==> v22 <==
==> flow/design.v (excerpt) <==
module Top_1553B_APB
(
  APB_CLK,
  APB_RESETn,
  APB_RDATA,
  APB_READY,
  APB_SLVERR,
  APB_STRB,
  APB_PROT, 
  APB_ADDR,
  APB_ENABLE,
  APB_WRITE,
  APB_WDATA,
  APB_SEL,
  rx0_1553,
  tx0_1553,
  tx0_en,
  rx1_1553,
  tx1_1553,
  tx1_en
);
make LEC_CHECK=0 ABC_AREA=0 CAP_MARGIN=20 CELL_PAD_IN_SITES_DETAIL_PLACEMENT=1 CELL_PAD_IN_SITES_GLOBAL_PLACEMENT=1 CORE_ASPECT_RATIO=1.47 CORE_MARGIN=5 CORE_UTILIZATION=48 CTS_CLUSTER_DIAMETER=270 GPL_ROUTABILITY_DRIVEN=0 GPL_TIMING_DRIVEN=1 MAX_ROUTING_LAYER=met5 MIN_ROUTING_LAYER=met1 PLACE_DENSITY_LB_ADDON=0.03 SETUP_SLACK_MARGIN=-0.0 SLEW_MARGIN=20 TNS_END_PERCENT=75 finish   # period 2.86 ns
run.sh (not shown) runs the stock make flow with config.mk's settings and CLKGATE_MAP_FILE=.
==> v23 (differences from v22) <==
Settings changed: ABC_AREA 0 to unset, CELL_PAD_IN_SITES_DETAIL_PLACEMENT 1 to unset, CELL_PAD_IN_SITES_GLOBAL_PLACEMENT 1 to unset, CORE_ASPECT_RATIO 1.47 to unset, CORE_MARGIN 5 to 2, CORE_UTILIZATION 48 to 70, CTS_CLUSTER_DIAMETER 270 to unset, CTS_CLUSTER_SIZE set to 15, GPL_ROUTABILITY_DRIVEN 0 to unset, GPL_TIMING_DRIVEN 1 to unset, MAX_ROUTING_LAYER met5 to unset, MIN_ROUTING_LAYER met1 to unset, PLACE_DENSITY_LB_ADDON 0.03 to unset, SETUP_SLACK_MARGIN -0.0 to unset, TNS_END_PERCENT 75 to unset.
==> flow/constraint.sdc (replaced) <==
create_clock -name core_clock -period 2.35 [get_ports {APB_CLK}]
set_input_delay 0.4700 -clock core_clock [delete_from_list [all_inputs] [get_ports {APB_CLK}]]
set_output_delay 0.4700 -clock core_clock [all_outputs]
set_load 0.01 [all_outputs]
==> summary of the runs <==
- Against v22, the routed wire length of v23 is higher by about 7%.
- Design area: v23 is higher than v22 (about 3%).
- Global-route usage: v23 is higher than v22 (14 points).
- In v22 the final cell count is higher than in v23, by about 8%.
- v23 finished but fails on setup timing. v22 passed the timing, DRC and antenna checks.
- Die area: v23 is lower than v22 (about 33%).
- Area after synthesis is the same in v22 and v23.
- Register-to-register slack: v23 is worse than v22 (330 ps).
==> figures <==
Run status: v22 timing/DRC/antenna clean; v23 finished with violations
Violated checks: v22 -; v23 setup timing
Worst slew margin: v22 29.6%; v23 21.3%
Wire length per cell: v22 28.1 um; v23 32.6 um
Die height: v22 459 um; v23 311 um
Crit path to: v22 CoreOne_inst.mil1553_decoder.skip_counter[2]; v23 CoreOne_inst.encoder_fifo.cnt[5]
Final-stage net count: v22 3911; v23 4046
Area of all placed cells without fillers: v22 0.0759 mm2; v23 0.0781 mm2
Worst EP required: v22 3580 ps; v23 3050 ps
Delay of the slowest cell on the worst path: v22 380 ps; v23 370 ps
Detailed-route vias per instance: v22 5.77; v23 6.85
Core footprint: v22 0.136 mm2; v23 0.0933 mm2
FF-to-FF path depth: v22 11; v23 12
Timing-limited maximum frequency: v22 0.368 GHz; v23 0.394 GHz
Post-place setup slack: v22 -58.6 ps; v23 -267 ps
Flip-flop and latch power: v22 27.7 mW; v23 33.7 mW

---

==> inputs of run a <==
Starting RTL as in the previous note.
Settings: LEC_CHECK=0, ABC_AREA=0, CAP_MARGIN=20, CELL_PAD_IN_SITES_DETAIL_PLACEMENT=1, CELL_PAD_IN_SITES_GLOBAL_PLACEMENT=1, CORE_ASPECT_RATIO=1.47, CORE_MARGIN=5, CORE_UTILIZATION=48, CTS_CLUSTER_DIAMETER=270, GPL_ROUTABILITY_DRIVEN=0, GPL_TIMING_DRIVEN=0, MAX_ROUTING_LAYER=met5, MIN_ROUTING_LAYER=met1, PLACE_DENSITY_LB_ADDON=0.03, SETUP_SLACK_MARGIN=-0.0, SLEW_MARGIN=20, TNS_END_PERCENT=75; clock period 4.39 ns.
==> run b: changes against run a <==
==> flow/config.mk (replaced) <==
export PLATFORM = sky130hd
export DESIGN_NAME = Top_1553B_APB
export DESIGN_NICKNAME = Top_1553B_APB
export VERILOG_FILES = /design/flow/design.v
export SDC_FILE = /design/flow/constraint.sdc
export NUM_CORES = 4
export LEC_CHECK = 0
export CAP_MARGIN = 20
export CORE_MARGIN = 2
export CORE_UTILIZATION = 72
export MAX_ROUTING_LAYER = met4
export SLEW_MARGIN = 20
==> flow/constraint.sdc (replaced) <==
create_clock -name core_clock -period 7.19 [get_ports {APB_CLK}]
set_input_delay 1.4380 -clock core_clock [delete_from_list [all_inputs] [get_ports {APB_CLK}]]
set_output_delay 1.4380 -clock core_clock [all_outputs]
set_load 0.01 [all_outputs]
==> comparison table <==
item                                                             run a       run b
Number of instances in the placed design                          5483        4647
Power of the clock network                                     13.3 mW     8.68 mW
Worst-case clock skew                                        0.0276 ns   0.0325 ns
Tally of clock buffers in the finished layout                      209         220
Met3 Track Usage GR                                              3.07%       5.40%
Total sequential power                                         18.1 mW     11.0 mW
Pin count of the biggest net entering global routing                71          95
Met1 layer usage reported by global route                        26.5%       43.7%
Static Leak                                                    24.3 nW     23.8 nW
Final setup slack of the worst path                           0.258 ns     3.46 ns
Initial standard-cell utilization of the core                    48.3%       72.9%
Length of routed met3 wiring                                   6.16 mm     12.9 mm
Hold Path Class                                               in2async     reg2reg
FF+latch area                                                47900 um2   47900 um2
Outcome                                       timing/DRC/antenna clean  timing/DRC/antenna clean
Sum of routed wire segments on met1                            59.9 mm     53.9 mm
Number of nets in the final layout                                3942        3759
Post-route cell area                                         75900 um2   73300 um2
Number of warning messages in the logs                              93          96
Number of buffers and inverters on the critical path                 5           1
Horizontal die size                                             316 um      306 um
Net switching power                                            7.04 mW     4.26 mW
Standard cell area after detailed placement                  70900 um2   67900 um2
Max VDD drop                                                0.000414 V  0.000376 V
Share of final layout cell area taken by non-clock buffers       4.22%       1.66%
Count of inserted tapcells                                        1826        1176
Power Density                                               430 nW/um2  276 nW/um2

---

==> inputs of maple <==
Top_1553B_APB again, from the RTL that the note above started with.
==> flow/design.v (excerpt) <==
module Top_1553B_APB
(
  APB_CLK,
  APB_RESETn,
  APB_RDATA,
  APB_READY,
  APB_SLVERR,
  APB_STRB,
  APB_PROT, 
  APB_ADDR,
  APB_ENABLE,
  APB_WRITE,
  APB_WDATA,
  APB_SEL,
  rx0_1553,
  tx0_1553,
  tx0_en,
  rx1_1553,
  tx1_1553,
  tx1_en
);
Settings: LEC_CHECK=0, ABC_AREA=1, CAP_MARGIN=20, CELL_PAD_IN_SITES_DETAIL_PLACEMENT=0, CORE_MARGIN=2, CORE_UTILIZATION=48, GPL_ROUTABILITY_DRIVEN=0, GPL_TIMING_DRIVEN=1, MAX_ROUTING_LAYER=met5, MIN_ROUTING_LAYER=met2, PLACE_DENSITY_LB_ADDON=0.03, SETUP_SLACK_MARGIN=-0.0, SLEW_MARGIN=20; clock period 2.86 ns.
==> yarrow: changes against maple <==
- ABC_AREA: 1 -> not set
- CELL_PAD_IN_SITES_DETAIL_PLACEMENT: 0 -> not set
- CORE_UTILIZATION: 48 -> 57
- GPL_ROUTABILITY_DRIVEN: 0 -> not set
- GPL_TIMING_DRIVEN: 1 -> not set
- MAX_ROUTING_LAYER: met5 -> not set
- MIN_ROUTING_LAYER: met2 -> not set
- PLACE_DENSITY_LB_ADDON: 0.03 -> not set
- SETUP_SLACK_MARGIN: -0.0 -> not set
==> flow/constraint.sdc (replaced) <==
create_clock -name core_clock -period 5.25 [get_ports {APB_CLK}]
set_input_delay 1.0500 -clock core_clock [delete_from_list [all_inputs] [get_ports {APB_CLK}]]
set_output_delay 1.0500 -clock core_clock [all_outputs]
set_load 0.01 [all_outputs]
==> willow: changes against maple <==
- ABC_AREA: 1 -> 0
- CORE_UTILIZATION: 48 -> 72
- CTS_CLUSTER_SIZE: not set -> 20
- MIN_ROUTING_LAYER: met2 -> met1
- PLACE_DENSITY: not set -> 0.38
- PLACE_DENSITY_LB_ADDON: 0.03 -> not set
- SETUP_SLACK_MARGIN: -0.0 -> -0.21
==> flow/constraint.sdc (replaced) <==
create_clock -name core_clock -period 2.33 [get_ports {APB_CLK}]
set_input_delay 0.4660 -clock core_clock [delete_from_list [all_inputs] [get_ports {APB_CLK}]]
set_output_delay 0.4660 -clock core_clock [all_outputs]
set_load 0.01 [all_outputs]
==> notes <==
willow completed, yet does not pass: setup timing. yarrow ran to the end with no violations. maple finished but failed the layout checks on setup timing.
Non-clock buffer count: yarrow < maple < willow.
In willow the fmax is higher than in maple, by about 12%.
Against yarrow, the routed wire length of maple is larger by about 28%.
Clock-buffer cell count: maple > willow > yarrow.
First-iteration DRC count, lowest first: yarrow, willow, maple.
The lowest clock skew belongs to willow, the highest to maple.
Die area: willow < yarrow < maple.

---

==> garnet: inputs <==
Top_1553B_APB again, from the RTL that the note above started with.
==> flow/config.mk <==
export PLATFORM = sky130hd
export DESIGN_NAME = Top_1553B_APB
export DESIGN_NICKNAME = Top_1553B_APB
export VERILOG_FILES = /design/flow/design.v
export SDC_FILE = /design/flow/constraint.sdc
export NUM_CORES = 4
export LEC_CHECK = 0
export ABC_AREA = 0
export CAP_MARGIN = 20
export CELL_PAD_IN_SITES_DETAIL_PLACEMENT = 0
export CELL_PAD_IN_SITES_GLOBAL_PLACEMENT = 1
export CORE_MARGIN = 10
export CORE_UTILIZATION = 48
export GPL_ROUTABILITY_DRIVEN = 0
export GPL_TIMING_DRIVEN = 1
export MAX_ROUTING_LAYER = met4
export MIN_ROUTING_LAYER = met2
export PLACE_DENSITY_LB_ADDON = 0.03
export SETUP_SLACK_MARGIN = -0.0
export SLEW_MARGIN = 20
==> flow/constraint.sdc <==
create_clock -name core_clock -period 2.86 [get_ports {APB_CLK}]
set_input_delay 0.5720 -clock core_clock [delete_from_list [all_inputs] [get_ports {APB_CLK}]]
set_output_delay 0.5720 -clock core_clock [all_outputs]
set_load 0.01 [all_outputs]
==> inputs of sierra, as changes to garnet <==
- ABC_AREA: 0 -> 1
- CELL_PAD_IN_SITES_DETAIL_PLACEMENT: 0 -> not set
- CELL_PAD_IN_SITES_GLOBAL_PLACEMENT: 1 -> not set
- CORE_MARGIN: 10 -> 2
- CORE_UTILIZATION: 48 -> 72
- CTS_CLUSTER_DIAMETER: not set -> 203
- GPL_ROUTABILITY_DRIVEN: 0 -> not set
- GPL_TIMING_DRIVEN: 1 -> not set
- MIN_ROUTING_LAYER: met2 -> not set
- SETUP_SLACK_MARGIN: -0.0 -> 1.98
- TNS_END_PERCENT: not set -> 5
==> flow/constraint.sdc (replaced) <==
create_clock -name core_clock -period 7.19 [get_ports {APB_CLK}]
set_input_delay 1.4380 -clock core_clock [delete_from_list [all_inputs] [get_ports {APB_CLK}]]
set_output_delay 1.4380 -clock core_clock [all_outputs]
set_load 0.01 [all_outputs]
==> results <==
quantity                                                                             sierra                                        garnet
Outcome                                                                      finished clean                                finished clean
Fraction of met2 tracks used by global routing                                        0.558                                         0.388
Launch instance of the worst register-to-register path     CoreOne_inst.decoder_fifo.cnt[1]  CoreOne_inst.mil1553_decoder.skip_counter[0]
Yosys cell count                                                                       5656                                          3522
Net switching component of the power                                                5.33 mW                                       11.3 mW
Required time at the worst-slack endpoint                                           7.79 ns                                       3.58 ns
Met3 capacity usage during global routing                                            0.0513                                         0.401
Area of the multi-input gates                                                     18100 µm²                                     17400 µm²
1st-iter DRT viols                                                                     4965                                          6436
Worst-case reg-to-reg path depth                                                         16                                            11
Mux cell area share after synthesis                                                  0.0296                                         0.160
Number of multi-input logic gates                                                      3242                                          1610
Final core utilization                                                                0.798                                         0.561
AND-OR/OR-AND share of the synthesized area                                           0.122                                        0.0253
Final worst-path cycle share                                                          0.551                                         0.975
Buffer count excluding the clock tree in the final layout                               163                                           254
Wire length of the first global-routing pass                                      248000 µm                                     235000 µm

---

==> 07-06 <==
Starting RTL as in the previous note.
Settings: LEC_CHECK=0, CAP_MARGIN=40, CORE_MARGIN=2, CORE_UTILIZATION=72, CTS_CLUSTER_SIZE=17, HOLD_SLACK_MARGIN=0.29, SLEW_MARGIN=20; clock period 2.34 ns.
==> 03-01: changes against 07-06 <==
CAP_MARGIN = 20   (was 40)
CORE_UTILIZATION = 40   (was 72)
CTS_CLUSTER_SIZE = default   (was 17)
HOLD_SLACK_MARGIN = default   (was 0.29)
SETUP_SLACK_MARGIN = 0.99   (was default)
==> flow/constraint.sdc (replaced) <==
create_clock -name core_clock -period 4.19 [get_ports {APB_CLK}]
set_input_delay 0.8380 -clock core_clock [delete_from_list [all_inputs] [get_ports {APB_CLK}]]
set_output_delay 0.8380 -clock core_clock [all_outputs]
set_load 0.01 [all_outputs]
==> results <==
Worst VDD drop: 07-06 1.042 mV; 03-01 0.4689 mV
Status: 07-06 complete, but fails checks; 03-01 complete, no violations
Reasons for failing layout checks: 07-06 setup timing; 03-01 -
F_max: 07-06 355.7 MHz; 03-01 326.8 MHz
GRT Resource Usage Total: 07-06 42.40%; 03-01 17.65%
OpenROAD warning count: 07-06 102; 03-01 95
Number of cells in the design after placement: 07-06 4892; 03-01 5692
Cell area after placement: 07-06 0.07142 mm2; 03-01 0.06981 mm2
Clock tree cell share of total cell area: 07-06 6.516%; 03-01 7.605%
Via count normalized by instance count: 07-06 7.736; 03-01 5.455
Row Count: 07-06 110; 03-01 148
Leakage power of the design: 07-06 26.49 nW; 03-01 24.25 nW
Hold WS: 07-06 0.3280 ns; 03-01 0.4497 ns
Post-layout period usage: 07-06 120.1%; 03-01 73.02%
Least setup slack across all paths after layout: 07-06 -0.4713 ns; 03-01 1.130 ns
Detailed-routing iteration count for the pre-antenna-repair pass: 07-06 7; 03-01 5

---

==> delta <==
Top_1553B_APB again, from the RTL that the note above started with.
==> flow/config.mk <==
export PLATFORM = sky130hd
export DESIGN_NAME = Top_1553B_APB
export DESIGN_NICKNAME = Top_1553B_APB
export VERILOG_FILES = /design/flow/design.v
export SDC_FILE = /design/flow/constraint.sdc
export NUM_CORES = 4
export LEC_CHECK = 0
export ABC_AREA = 0
export CAP_MARGIN = 20
export CELL_PAD_IN_SITES_DETAIL_PLACEMENT = 0
export CORE_MARGIN = 2
export CORE_UTILIZATION = 72
export CTS_CLUSTER_SIZE = 20
export GPL_ROUTABILITY_DRIVEN = 0
export GPL_TIMING_DRIVEN = 1
export MAX_ROUTING_LAYER = met5
export MIN_ROUTING_LAYER = met1
export PLACE_DENSITY_LB_ADDON = 0.03
export SETUP_SLACK_MARGIN = -0.0
export SLEW_MARGIN = 20
==> flow/constraint.sdc <==
create_clock -name core_clock -period 2.33 [get_ports {APB_CLK}]
set_input_delay 0.4660 -clock core_clock [delete_from_list [all_inputs] [get_ports {APB_CLK}]]
set_output_delay 0.4660 -clock core_clock [all_outputs]
set_load 0.01 [all_outputs]
==> nickel (differences from delta) <==
==> flow/config.mk (replaced) <==
export PLATFORM = sky130hd
export DESIGN_NAME = Top_1553B_APB
export DESIGN_NICKNAME = Top_1553B_APB
export VERILOG_FILES = /design/flow/design.v
export SDC_FILE = /design/flow/constraint.sdc
export NUM_CORES = 4
export LEC_CHECK = 0
export CAP_MARGIN = 20
export CORE_MARGIN = 2
export CORE_UTILIZATION = 72
export CTS_CLUSTER_SIZE = 17
export SETUP_SLACK_MARGIN = 0.69
export SLEW_MARGIN = 20
==> results <==
nickel ended with an error in global routing (5_1_grt), error ODB-0269. delta finished but fails on negative setup slack.
In synthesized area, delta and nickel do not differ.
In die size, delta and nickel do not differ.
Synthesized cell count is the same in delta and nickel.
==> figures <==
Run status: delta complete, but fails checks; nickel did not finish
Stage where the flow stopped: delta -; nickel global routing (5_1_grt)
Layout check failures: delta negative setup slack; nickel -
Worst Setup Slack post-DPL: delta -0.3047 ns; nickel -0.3838 ns
Avg Synthesized Cell Area: delta 18.70 µm²; nickel 18.70 µm²
Instance area at placement: delta 0.07092 mm²; nickel 0.07148 mm²
Cell total after placement: delta 4864; nickel 4872
Post-CTS sizing: delta 128; nickel 217
Post-synthesis cell type with the largest instance count: delta sky130_fd_sc_hd__edfxtp_1; nickel sky130_fd_sc_hd__edfxtp_1
Post-CTS Setup Bufs: delta 56; nickel 75
Most used flip-flop cell: delta sky130_fd_sc_hd__edfxtp_1; nickel sky130_fd_sc_hd__edfxtp_1
Detailed placement HPWL: delta 92240 µm; nickel 92950 µm
Flops out of synthesis: delta 1681; nickel 1681
CTS Hold Bufs: delta 1; nickel 1
Netlist cell types: delta 76; nickel 76
Initial standard-cell utilization of the core: delta 72.94%; nickel 72.94%
Power and IR drop assume default switching activity.
